==> run a: inputs <==
==> flow/design.v <==
module rgst #(
    parameter w=8
)(
    input clk, rst_b, ld, clr, input [w-1:0] d, output reg [w-1:0] q
);
    always @ (posedge clk, negedge rst_b)
        if (!rst_b)                 q <= 0;
        else if (clr)               q <= 0;
        else if (ld)                q <= d;
endmodule
module mschdpath (
    input clk, rst_b,ld_merg,upd_mreg, input [511:0] blk, output [31:0] m0
);
    function [31:0] RtRot(input [31:0] x, input [4:0] p);
        reg [63:0] tmp; begin
        tmp = {x, x} >> p; RtRot = tmp[31:0];end
    endfunction
    function [31:0] Sgm0(input [31:0]x); begin
        Sgm0=RtRot(x,7)^RtRot(x,18)^(x>>3);end
    endfunction
    function [31:0] Sgm1(input [31:0]x); begin
        Sgm1=RtRot(x,17)^RtRot(x,19)^(x>>10);end
    endfunction
    function [31:0] Mux(input sel,input [31:0]d1,d0); begin
        Mux = (sel) ?  d1 : d0 ;end
    endfunction
    function [31:0] Word32(input [511:0]blk, input [3:0]idx); begin
        Word32 = blk[511-32*idx -:32];end
    endfunction
    wire [31:0] m[0:15];
    generate
        genvar k;
        for( k = 0; k < 16; k = k +1) begin:some_name
            if(k < 15)
                rgst #(.w(32)) i0(.clk(clk),.rst_b(rst_b),.clr(1'd0),.ld(upd_mreg),.d(Mux(ld_merg,Word32(blk,k),m[k+1])),.q(m[k]));
            else
                rgst #(.w(32)) i0(.clk(clk),.rst_b(rst_b),.clr(1'd0),.ld(upd_mreg),.d(Mux(ld_merg,Word32(blk,k),m[0] + Sgm0(m[1]) + m[9] + Sgm1(m[14]))),.q(m[k]));
        end
    endgenerate
    assign m0 = m[0];
endmodule
==> flow/run.sh <==
#!/bin/bash
# the make line also repeats each setting of config.mk as NAME=value (left out here)
make -C /OpenROAD-flow-scripts/flow DESIGN_CONFIG=/design/flow/config.mk WORK_HOME=/design/flow/orfs CLKGATE_MAP_FILE= finish
==> flow/config.mk <==
export PLATFORM = sky130hd
export DESIGN_NAME = mschdpath
export DESIGN_NICKNAME = mschdpath
export VERILOG_FILES = /design/flow/design.v
export SDC_FILE = /design/flow/constraint.sdc
export NUM_CORES = 4
export LEC_CHECK = 0
export ABC_AREA = 0
export CAP_MARGIN = 20
export CELL_PAD_IN_SITES_GLOBAL_PLACEMENT = 0
export CORE_ASPECT_RATIO = 0.99
export CORE_MARGIN = 2
export CORE_UTILIZATION = 70
export CTS_CLUSTER_DIAMETER = 271
export CTS_CLUSTER_SIZE = 37
export HOLD_SLACK_MARGIN = 0.3
export SETUP_SLACK_MARGIN = -0.29
export SLEW_MARGIN = 30
export TNS_END_PERCENT = 60
==> flow/constraint.sdc <==
create_clock -name core_clock -period 3.45 [get_ports {clk}]
set_input_delay 0.6900 -clock core_clock [delete_from_list [all_inputs] [get_ports {clk}]]
set_output_delay 0.6900 -clock core_clock [all_outputs]
set_load 0.01 [all_outputs]
==> inputs of run b, as changes to run a <==
Settings changed: CAP_MARGIN 20 to 25, CELL_PAD_IN_SITES_DETAIL_PLACEMENT from default to 1, CORE_ASPECT_RATIO 0.99 to 1.69, CORE_UTILIZATION 70 to 61, CTS_CLUSTER_DIAMETER 271 to default, CTS_CLUSTER_SIZE 37 to 18, HOLD_SLACK_MARGIN 0.3 to 0.06, PLACE_DENSITY_LB_ADDON from default to 0.05, SETUP_SLACK_MARGIN -0.29 to 0.47.
==> flow/constraint.sdc (replaced) <==
create_clock -name core_clock -period 4.63 [get_ports {clk}]
set_input_delay 0.9260 -clock core_clock [delete_from_list [all_inputs] [get_ports {clk}]]
set_output_delay 0.9260 -clock core_clock [all_outputs]
set_load 0.01 [all_outputs]
==> inputs of run c, as changes to run a <==
Settings changed: ABC_AREA 0 to default, CELL_PAD_IN_SITES_GLOBAL_PLACEMENT 0 to default, CORE_ASPECT_RATIO 0.99 to default, CORE_UTILIZATION 70 to 40, CTS_CLUSTER_DIAMETER 271 to default, CTS_CLUSTER_SIZE 37 to default, HOLD_SLACK_MARGIN 0.3 to default, SETUP_SLACK_MARGIN -0.29 to default, SLEW_MARGIN 30 to 20, TNS_END_PERCENT 60 to default.
==> flow/constraint.sdc (replaced) <==
create_clock -name core_clock -period 4.42 [get_ports {clk}]
set_input_delay 0.8840 -clock core_clock [delete_from_list [all_inputs] [get_ports {clk}]]
set_output_delay 0.8840 -clock core_clock [all_outputs]
set_load 0.01 [all_outputs]
==> inputs of run d, as changes to run a <==
Settings changed: ABC_AREA 0 to default, CELL_PAD_IN_SITES_GLOBAL_PLACEMENT 0 to default, CORE_ASPECT_RATIO 0.99 to default, CORE_UTILIZATION 70 to 72, CTS_CLUSTER_DIAMETER 271 to 349, CTS_CLUSTER_SIZE 37 to 100, HOLD_SLACK_MARGIN 0.3 to default, SETUP_SLACK_MARGIN -0.29 to default, SLEW_MARGIN 30 to 20, TNS_END_PERCENT 60 to default.
==> flow/constraint.sdc (replaced) <==
create_clock -name core_clock -period 2.19 [get_ports {clk}]
set_input_delay 0.4380 -clock core_clock [delete_from_list [all_inputs] [get_ports {clk}]]
set_output_delay 0.4380 -clock core_clock [all_outputs]
set_load 0.01 [all_outputs]
==> results <==
| quantity | run a | run d | run b | run c |
|---|---|---|---|---|
| Status | did not finish | did not finish | did not finish | no timing/DRC/antenna violations |
| Last stage reached | global routing (5_1_grt) | clock tree synthesis (4_1_cts) | detailed placement (3_5_place_dp) | - |
| Longest Clk Path Bufs | 3 | - | - | 3 |
| Depth of the CTS H-tree | 1 | - | - | 2 |
| #FFs+latches synth | 512 | 512 | 512 | 512 |
| Post-cts gate resize count | 90 | - | - | 0 |
| Width of the die | 204 µm | 200 µm | 168 µm | 268 µm |
| Die span in y | 202 µm | 200 µm | 281 µm | 268 µm |
| Fp_density | 0.711 | 0.734 | 0.618 | 0.404 |
| Die outline area | 41300 µm² | 40200 µm² | 47300 µm² | 71600 µm² |
| Hold-fix buffers at CTS | 1 | - | - | 0 |
| Pre-CTS worst setup slack | -0.611 ns | -1.97 ns | - | 0.0976 ns |
| TritonCTS sink count | 512 | - | - | 512 |
| Placed instance area | 35100 µm² | 36100 µm² | - | 34300 µm² |
| Number of standard-cell rows in the floorplan | 72 | 71 | 101 | 96 |
| Cells after DPL | 3919 | 4007 | - | 4167 |
| Core ar. | 39100 µm² | 37800 µm² | 45000 µm² | 68700 µm² |
| Half-perimeter wire length of the detailed placement result | 79100 µm | 90100 µm | - | 82100 µm |
| Final RePlAce weighted congestion | 1.17 | 1.18 | 1.03 | 0.963 |
| # Post-CTS Setup Buffers | 19 | - | - | 0 |
| Clock root buffer | sky130_fd_sc_hd__clkbuf_16 | - | - | sky130_fd_sc_hd__clkbuf_16 |
| Clock buffer count from CTS | 17 | - | - | 59 |


==> inputs of job 696 <==
// mschdpath: RTL as listed in full above, without the edits since
make LEC_CHECK=0 CAP_MARGIN=20 CELL_PAD_IN_SITES_DETAIL_PLACEMENT=1 CELL_PAD_IN_SITES_GLOBAL_PLACEMENT=2 CORE_MARGIN=2 CORE_UTILIZATION=40 CTS_CLUSTER_SIZE=37 MAX_ROUTING_LAYER=met4 SLEW_MARGIN=20 finish   # period 4.5 ns
run.sh (not shown) runs the stock make flow with config.mk's settings and CLKGATE_MAP_FILE=.
==> job 8156 (differences from job 696) <==
CELL_PAD_IN_SITES_DETAIL_PLACEMENT = default   (was 1)
CELL_PAD_IN_SITES_GLOBAL_PLACEMENT = default   (was 2)
CORE_UTILIZATION = 66   (was 40)
CTS_CLUSTER_SIZE = default   (was 37)
MAX_ROUTING_LAYER = default   (was met4)
==> flow/constraint.sdc (replaced) <==
create_clock -name core_clock -period 3.71 [get_ports {clk}]
set_input_delay 0.7420 -clock core_clock [delete_from_list [all_inputs] [get_ports {clk}]]
set_output_delay 0.7420 -clock core_clock [all_outputs]
set_load 0.01 [all_outputs]
==> results.json <==
{
  "critical_path_required_ps": 4960,
  "seq_area_frac": 0.3541,
  "n_all_buffers": 598,
  "placed_area_um2": 34120,
  "wl_met1_um": 46750,
  "clkCellAreaFrac": 0.05195,
  "status": "complete, no violations",
  "total_power_uw": 25490
}
[end of results for job 696]
==> results.json <==
{
  "finalSetupViolations": 22,
  "postLayoutSetupSlackWorst_ps": -414.3,
  "r2r_cells": 15,
  "critical_path_required_ps": 4180,
  "violations": "negative setup slack",
  "n_all_buffers": 790,
  "met3_length_um": 19950,
  "wl_met1_um": 39260,
  "placed_area_um2": 34990,
  "total_power_uw": 40370,
  "clkCellAreaFrac": 0.04622,
  "status": "complete, but fails checks"
}
[end of results for job 8156]


==> v14: inputs <==
RTL: the design.v shown in full above, as it stands there.
clock: 3.71 ns
lec_check: 0
cap_margin: 20
core_margin: 2
core_utilization: 72
cts_cluster_size: 43
place_density: 0.64
slew_margin: 20
==> v21 (differences from v14) <==
ABC_AREA = 1   (was not set)
CTS_CLUSTER_DIAMETER = 349   (was not set)
CTS_CLUSTER_SIZE = 100   (was 43)
PLACE_DENSITY = not set   (was 0.64)
SETUP_SLACK_MARGIN = 0.65   (was not set)
TNS_END_PERCENT = 10   (was not set)
==> flow/constraint.sdc (replaced) <==
create_clock -name core_clock -period 2.19 [get_ports {clk}]
set_input_delay 0.4380 -clock core_clock [delete_from_list [all_inputs] [get_ports {clk}]]
set_output_delay 0.4380 -clock core_clock [all_outputs]
set_load 0.01 [all_outputs]
==> results <==
quantity                                                                                  v21                             v14
Run status                                                          aborted with a tool error       aborted with a tool error
Stage where the flow stopped                                         global routing (5_1_grt)  clock tree synthesis (4_1_cts)
Share of synthesized area occupied by flip-flops and latches                            45.0%                           46.1%
Chip area                                                                          41,100 um2                      40,200 um2
Detailed Place HPWL                                                                   89.0 mm                         80.1 mm
Portion of synthesized cell area occupied by the leading cell type                      45.0%                           46.1%
Adder and majority cell fraction of the synthesized area                                5.72%                           5.86%
Cells in synth_stat.txt                                                                 3,618                           2,848
Most numerous cell in the Yosys netlist                                                 inv_1                         a21oi_1
Synth Instances                                                                         3,618                           2,848
Distinct cell type count after synthesis                                                   26                              51
Mux share                                                                                  0%                           17.6%
Placed cell area                                                                   36,100 um2                      34,400 um2
Post-Place Worst Slack                                                               -1.67 ns                       -0.390 ns
Cell Area, Synth                                                                   28,500 um2                      27,800 um2
Average cell area after synthesis                                                    7.87 um2                        9.75 um2
Cell count after placement                                                              4,731                           3,823
X dimension of the die                                                                 203 um                          200 um
GPL Wtd Cong                                                                             1.24                            1.22
Core outline area                                                                  38,800 um2                      37,800 um2
Vert. Die Dim                                                                          203 um                          200 um
Area of the synthesized netlist per yosys stat                                     28,500 um2                      27,800 um2
Complex-gate fraction of the synthesized area                                           25.3%                           12.0%
Post-synthesis xor/xnor area fraction                                                   3.91%                           4.57%
Fp_density                                                                              73.3%                           73.4%
Syn_nets                                                                                4,227                           3,457
Std-Cell Rows                                                                              72                              71
